## build 20
==> flow/design.v <==
`timescale 1ns/10ps
module ELA(clk, rst, ready, in_data, data_rd, req, wen, addr, data_wr, done);
	input					clk;
	input					rst;
	input					ready;
	input			[7:0]	in_data;
	input			[7:0]	data_rd;
	output	reg				req;
	output	reg				wen;
	output	reg		[12:0]	addr;
	output	reg		[7:0]	data_wr;
	output	reg				done;
reg					[7:0]	S_buffer	[127:0];
reg					[7:0]	L_buffer	[2:0];
reg					[8:0]	result;
reg					[2:0]	control;
reg					[7:0]	timer_s;
wire				[8:0]	d11;
wire				[8:0]	d22;
wire				[8:0]	d33;
wire				[7:0]	d1;
wire				[7:0]	d2;
wire				[7:0]	d3;
assign 				d11 = (L_buffer[2] - S_buffer[0]);
assign				d22 = (L_buffer[1] - S_buffer[1]);
assign				d33 = (L_buffer[0] - S_buffer[2]);
assign 				d1 = d11[8] ? -d11[7:0] : d11[7:0];
assign				d2 = d22[8] ? -d22[7:0] : d22[7:0];
assign				d3 = d33[8] ? -d33[7:0] : d33[7:0];
reg					[1:0]	min;
reg         		[2:0]	state;
reg         		[2:0]	next_state;
parameter   		Rowf      	= 3'd0;
parameter   		comp      	= 3'd1;
parameter   		read       	= 3'd2;
parameter   		fish       	= 3'd3;
parameter   		stop        = 3'd4;
integer 			i;
always @(posedge clk or posedge rst)
begin
	if (rst)
	begin
		timer_s <= 8'd0;
	end
	else if ((control == 3'd0 && timer_s == 8'd130) || (control == 3'd1 && timer_s == 8'd131) ||(control == 3'd2 && timer_s == 8'd128) || control == 3'd4)
	begin
		timer_s <= 8'd0;
	end
	else
	begin
		timer_s <= timer_s + 8'd1;
	end
end
always @(posedge clk or posedge rst)
begin
	if (rst)
	begin
		req <= 1'd0;
	end
	else if (timer_s == 8'd0 && !(control == 3'd2) && !(control == 3'd4))
	begin
		req <= 1'd1;
	end
	else
	begin
		req <= 1'd0;
	end
end
always @(posedge clk)
begin
	if (rst)
	begin
	end
	else if ((control == 3'd0 && timer_s >= 8'd129) || (control == 3'd1 && timer_s == 8'd0) || (control == 3'd2 && timer_s == 8'd128))
	begin
	end
	else if (control == 3'd2)
	begin
		S_buffer[0] <= S_buffer[127];
		for(i=1; i<128; i=i+1)
		begin
			S_buffer[i] <= S_buffer[i-1];
		end
	end
	else if (timer_s <= 8'd128)
	begin
		S_buffer[0] <= in_data;
		for(i=1; i<128; i=i+1)
		begin
			S_buffer[i] <= S_buffer[i-1];
		end
	end
end
always @(posedge clk or posedge rst) 
begin
	if (rst) 
	begin
		L_buffer[0] <= 8'd0;
		L_buffer[2] <= 8'd0;
		L_buffer[1] <= 8'd0;
	end
	else if ((control == 3'd0 && timer_s >= 8'd129) || (control == 3'd1 && timer_s == 8'd0) || (control == 3'd2 && timer_s == 8'd128))
	begin
		L_buffer[0] <= L_buffer[0];
		L_buffer[2] <= L_buffer[2];
		L_buffer[1] <= L_buffer[1];
	end
	else if (control == 3'd2)
	begin
		L_buffer[0] <= L_buffer[2];
		L_buffer[2] <= L_buffer[1];
		L_buffer[1] <= L_buffer[0];
	end
	else if (timer_s <= 8'd128)
	begin
		L_buffer[0] <= S_buffer[127];
		L_buffer[2] <= L_buffer[1];
		L_buffer[1] <= L_buffer[0];
	end
end
always @(*)
begin
	if (timer_s == 8'd3)
	begin
		min = 2'd2;
	end
	else if ((d1 == d3) && (d2 == d3))
	begin
		min = 2'd0;
	end
	else if (d1 <= d3)
	begin
		if (d2 <= d1)
		begin
			min = 2'd2;
		end
		else 
		begin
			min = 2'd1;
		end
	end
	else 
	begin
		if (d2 <= d3)
		begin
			min = 2'd2;
		end
		else 
		begin
			min = 2'd3;
		end
	end
end
always @(posedge clk or posedge rst)
begin
	if (rst) 
	begin
		result <= 9'd0;
	end
	else if (control == 3'd1)
	begin
		if (timer_s == 8'd130)
		begin
			result <= ((S_buffer[0] + L_buffer[0]) >> 1);
		end
		else
		begin
			case(min)
			2'd0: result <= ((S_buffer[0] + (S_buffer[1] * 2) + S_buffer[2] + L_buffer[0] + (L_buffer[1] * 2) + L_buffer[2]) / 8);
			2'd1: result <= ((S_buffer[0] + L_buffer[2]) >> 1);
			2'd2: result <= ((S_buffer[1] + L_buffer[1]) >> 1);
			2'd3: result <= ((S_buffer[2] + L_buffer[0]) >> 1);
			endcase
		end
	end
end
always @(posedge clk or posedge rst)
 begin
	if (rst) 
	begin
		wen <= 1'd0;
	end
	else if (control == 3'd3 || control == 3'd4)
	begin
		wen <= 1'd0;
	end
	else
	begin
		wen <= 1'd1;
	end
end
always @(posedge clk or posedge rst) 
begin
	if (rst) 
	begin
		addr <= 13'd0;
	end
	else if((control == 3'd0 && timer_s <= 8'd2) || (control == 3'd1 && timer_s <= 8'd4) || control == 3'd4)
	begin
		addr <= addr;
	end
	else 
	begin
		addr <= addr + 13'd1;	
	end
end
always @(posedge clk or posedge rst) 
begin
	if (rst) 
	begin
		data_wr <= 8'd0;
	end
	else if (control == 3'd0)
	begin
		data_wr <= S_buffer[0];
	end
	else if (control == 3'd1)
	begin
		data_wr <= result;
	end
	else
	begin
		data_wr <= S_buffer[127];
	end
end
always @(posedge clk or posedge rst) 
begin
	if (rst) 
	begin
		done <= 1'd0;
	end
	else if (control == 3'd3) 
	begin
		done <= 1'd1;
	end
end
always @(posedge clk or posedge rst)
begin
    if (rst)	state <= stop;
    else 		state <= next_state;
end
always @(*) 
begin
    case(state)
    	stop:
    	begin
    		if(ready == 1'b0) next_state = stop;
    		else              next_state = Rowf;
    	end
    	Rowf :
    	begin
    		if(timer_s == 8'd130) next_state = comp;
    		else                 next_state = Rowf;
    	end
    	comp :
    	begin
    		if(timer_s == 8'd131) next_state = read;
    		else                 next_state = comp;
    	end
    	read :
    	begin
    		if(addr == 13'd8062)      next_state = fish;
    		else if(timer_s == 8'd128)next_state = comp;
    		else                     next_state = read;
    	end
    	fish : next_state = fish;
    	default : next_state = stop;
    endcase
end
always @(*) 
begin
    case(state)
    	Rowf : control = 3'd0;
    	comp : control = 3'd1;
    	read : control = 3'd2;
    	fish : control = 3'd3;
    	stop : control = 3'd4;
    	default : control = 3'd4;
    endcase
end
endmodule
export LEC_CHECK = 0
export CAP_MARGIN = 20
export CORE_MARGIN = 2
export CORE_UTILIZATION = 65
export CTS_CLUSTER_SIZE = 43
export SETUP_SLACK_MARGIN = 0.89
export SLEW_MARGIN = 20
create_clock -name core_clock -period 3.44 [get_ports {clk}]
run.sh (not shown) runs the stock make flow with config.mk's settings and CLKGATE_MAP_FILE=.
The final report for build 20 shows a completed flow and a layout that fails verification, specifically setup timing.
--- input diff build 20..build 81 ---
Settings: a change of CTS_CLUSTER_SIZE from 43 to 31; an added PLACE_DENSITY_LB_ADDON of 0.0; a change of CORE_UTILIZATION from 65 to 72; a deleted SETUP_SLACK_MARGIN that had been 0.89; a change of the clock period (ns, I/O delays scaled along) from 3.44 to 4.35.
==> results <==
- From build 20 to build 81 the numbers moved as follows: clock buffer count from CTS decreased by about 4% relative to the old numbers, area fraction in compound gates shows no meaningful change, CTS H-tree depth essentially unchanged, distinct cell type count of the synthesized netlist ~0 delta, number of buffers inserted by post-CTS setup repair went down.
- From build 20 to build 81, number of sinks driven by the clock tree did not move at all.
- Build 81: it failed with a tool error in global routing (5_1_grt), so there are no final results.
- Summary of build 81 over build 20: floorplan die height -4.9%, die outline area -5900 sq um, initial core utilization rose by 7.5 points, post-place instance area down 560 sq um.
What build 1 does differently from build 81 at the input level:
Settings: CTS_CLUSTER_SIZE changed from 31 to 72; ABC_AREA newly set to 1; PLACE_DENSITY_LB_ADDON changed from 0.0 to 0.01; SETUP_SLACK_MARGIN newly set to 1.69; the clock period (ns, I/O delays scaled along) changed from 4.35 to 9.33.
--- outcome ---
Build 1 went all the way through synthesis, placement and routing and the layout is clean on timing, DRC and antenna.
Build 1 — parity-gate share of the synthesized area counting xor and xnor cells 0.79 points lower, build 81 as reference
Compared with build 81, build 1 shows a lower mean post-synth cell area.
Build 1 vs build 81, area after synthesis went up by 0.31%.
Area of the die (higher): build 1
Relative to build 81, the number of distinct library cells after synthesis of build 1 is lower by 32.
Build 1 vs build 81: sequential-to-total area share from yosys stat down
Build 1 and build 81 ended up with roughly the same fraction of the core area occupied by cells at floorplan.
Vertical extent of the die of build 81 is on par with build 1.
What build 75 does differently from build 1 at the input level:
Settings: CORE_UTILIZATION: 72 -> 40; CTS_CLUSTER_SIZE: 72 -> unset; PLACE_DENSITY_LB_ADDON: 0.01 -> unset; SETUP_SLACK_MARGIN: 1.69 -> unset; ABC_AREA: 1 -> unset; the clock period (ns, I/O delays scaled along): 9.33 -> 6.15.
### Flow results
The compound-cell area share of the yosys netlist in build 75 sits 1.0 points above the value recorded for build 1. Across both runs, number of clock buffers in the layout was lower for build 75 than for build 1. Taking build 1 as the reference, in build 75 post-route total power rose by about 40%; clock power climbed about 50%; cell count after synthesis fell by 209; die width went up. met2 as the most used routing layer in global routing was reported by build 1, and met1 by build 75. Setup slack: build 75 less than build 1. Of build 1 and build 75, the lower worst voltage drop across the vdd grid belongs to build 75. When build 75 is set beside build 1, its final HPWL from detailed placement turns out to be 1000 microns smaller.
Edits applied to the flow inputs when going from build 75 to build 13:
Settings: putting CTS_CLUSTER_SIZE at 27 where nothing was set; swapping 40 for 70 in CORE_UTILIZATION; putting PLACE_DENSITY_LB_ADDON at 0.0 where nothing was set; swapping 6.15 for 3.42 in the clock period (ns, I/O delays scaled along).
--- outcome ---
Looking only at detailed route wirelength on metal3, and setting everything else aside, the lower value of build 75 and build 13 goes to build 75.
The flow completed for build 13, but it is not clean: the layout still shows setup timing.
[diff] peak clock frequency supported by timing, build 13 relative to build 75: improvement
Compared with build 75, in build 13 per-cell routed wire length has increased, die extent in x lost 24%, total power saw an increase, fraction of cell area in non-clock buffers up 4.2 points.
#### Input delta (build 39 over build 13)
Settings: CTS_CLUSTER_SIZE removed (was 27); CORE_UTILIZATION changed from 70 to 40; PLACE_DENSITY_LB_ADDON removed (was 0.0); the clock period (ns, I/O delays scaled along) changed from 3.42 to 10.0.
Results
- Build 39 completed every stage of the flow, and the final layout passed the timing, DRC and antenna checks.
- From build 13 to build 39 the numbers moved as follows: total internal power moved down, proportion of cell area spent on the clock network moved down, static power due to leakage moved down, post-cts sizing count moved down, final area moved down.

---

v48:
RTL: the design.v shown in full above, as it stands there.
make LEC_CHECK=0 CAP_MARGIN=20 CORE_MARGIN=2 CORE_UTILIZATION=66 SETUP_SLACK_MARGIN=1.0 SLEW_MARGIN=20 TNS_END_PERCENT=5 finish   # period 3.42 ns
v48 finished all stages; however, its layout fails the closing checks, the failures being setup timing.
The inputs of v33 differ from those of v48 as listed below.
- clearing SETUP_SLACK_MARGIN, which used to be 1.0
- swapping 66 for 59 in CORE_UTILIZATION
- clearing TNS_END_PERCENT, which used to be 5
- swapping 3.42 for 4.09 in the clock period (ns, I/O delays scaled along)
==> results <==
v33: all stages done; final checks FAILED (setup timing).
The non-clock buffer count of v33 falls short of that of v48 by 20%.
When the final numbers for v33 and v48 were put side by side, the wire length turned out to be greater in v48.
In the flow results for v33 and v48, the period utilization is larger on v48.
Later-pin clock latency in the skew report (v33 over v48): decrease, 40 ps
Comparing v33 and v48, the lower global-route track usage on met3 is on v33.
Of v33 and v48, it is v33 that has the higher area of the die.
Diff v33..v48 | area after synthesis | unchanged
The final area of v33 was superior to that of v48.
Against v48, v33 comes in 13 lower on clock buffer instance count of the final layout.
diff inputs: v33 => v28
- setting CTS_CLUSTER_SIZE to 39 for the first time
- changing CORE_UTILIZATION from 59 to 72
- changing the clock period (ns, I/O delays scaled along) from 4.09 to 4.56
## What came out
- What ended v28 was a tool error in global routing; the run never finished.
- As of v28, cell count after placement had fallen by a little under 10% compared to v33.
- v33 and v28 ended up with roughly the same maximum root-to-sink buffer count.
- The chip width in v28 was lower than what v33 gave.
- v28 reports a lower routability-driven placement congestion ratio than v33 does.
- v33 -> v28: post-synthesis mux area share delta 0, exact match
- v28 vs v33: floorplan die area down by more than 10%
- CTS buffer count, v33 and v28, lower one = v28.

---

== job 3451 ==
Starts from the design.v that is shown in full above.
clock: 10.0 ns
lec_check: 0
cap_margin: 35
core_margin: 2
core_utilization: 40
cts_cluster_size: 20
min_routing_layer: met2
setup_slack_margin: 0.5
slew_margin: 20
Inputs modified between job 3451 and job 3437:
- CTS_CLUSTER_SIZE: 20 -> 48
- PLACE_DENSITY_LB_ADDON: unset -> 0.0
- SETUP_SLACK_MARGIN: 0.5 -> unset
- CORE_UTILIZATION: 40 -> 72
- MIN_ROUTING_LAYER: met2 -> unset
- CAP_MARGIN: 35 -> 20
- the clock period (ns, I/O delays scaled along): 10.0 -> 4.35
[summary]
The log for job 3437 ends in clock tree synthesis (4_1_cts) with error DPL-0033, so the run never completed.
Diff job 3451 -> job 3437: post-placement cell area increased by 520 um2 relative to the old numbers, placed cell count saw a decrease, final estimated routing congestion in global placement now sits higher, HPWL after detailed placement climbed 3000 um.
Re count of library flops with an enable pin: no difference whatsoever between job 3437 and job 3451.
Job 3451 → job 3437: core region area lower; number of core rows shows a reduction of 26%; die area fell by about 44%; synthesized-area fraction occupied by ao, oa, aoi and oai cells did not really move.
Job 3437 vs job 3451 on die boundary width: job 3437 is the lower one.
Input changes introduced in job 8459 (baseline for comparison: job 3437):
- removing PLACE_DENSITY_LB_ADDON (formerly 0.0)
- changing CORE_UTILIZATION from 72 to 70
- changing CTS_CLUSTER_SIZE from 48 to 37
- changing the clock period (ns, I/O delays scaled along) from 4.35 to 4.57
Findings:
Against job 3437, job 8459 comes in 0.049 lower on routability-driven placement congestion ratio.
The instance count after placement with tap cells included number comes out higher for job 3437 vs job 8459.
Comparing job 8459 against job 3437, there is no change at all in synthesized cell count.
Job 3437 → job 8459: initial standard-cell utilization of the core has decreased; placement row count saw an increase; post-detailed-placement half-perimeter wirelength lower.
[flow] job 8459 | stages: complete | final checks: fail | reason: negative setup slack
Power and IR drop assume default switching activity.
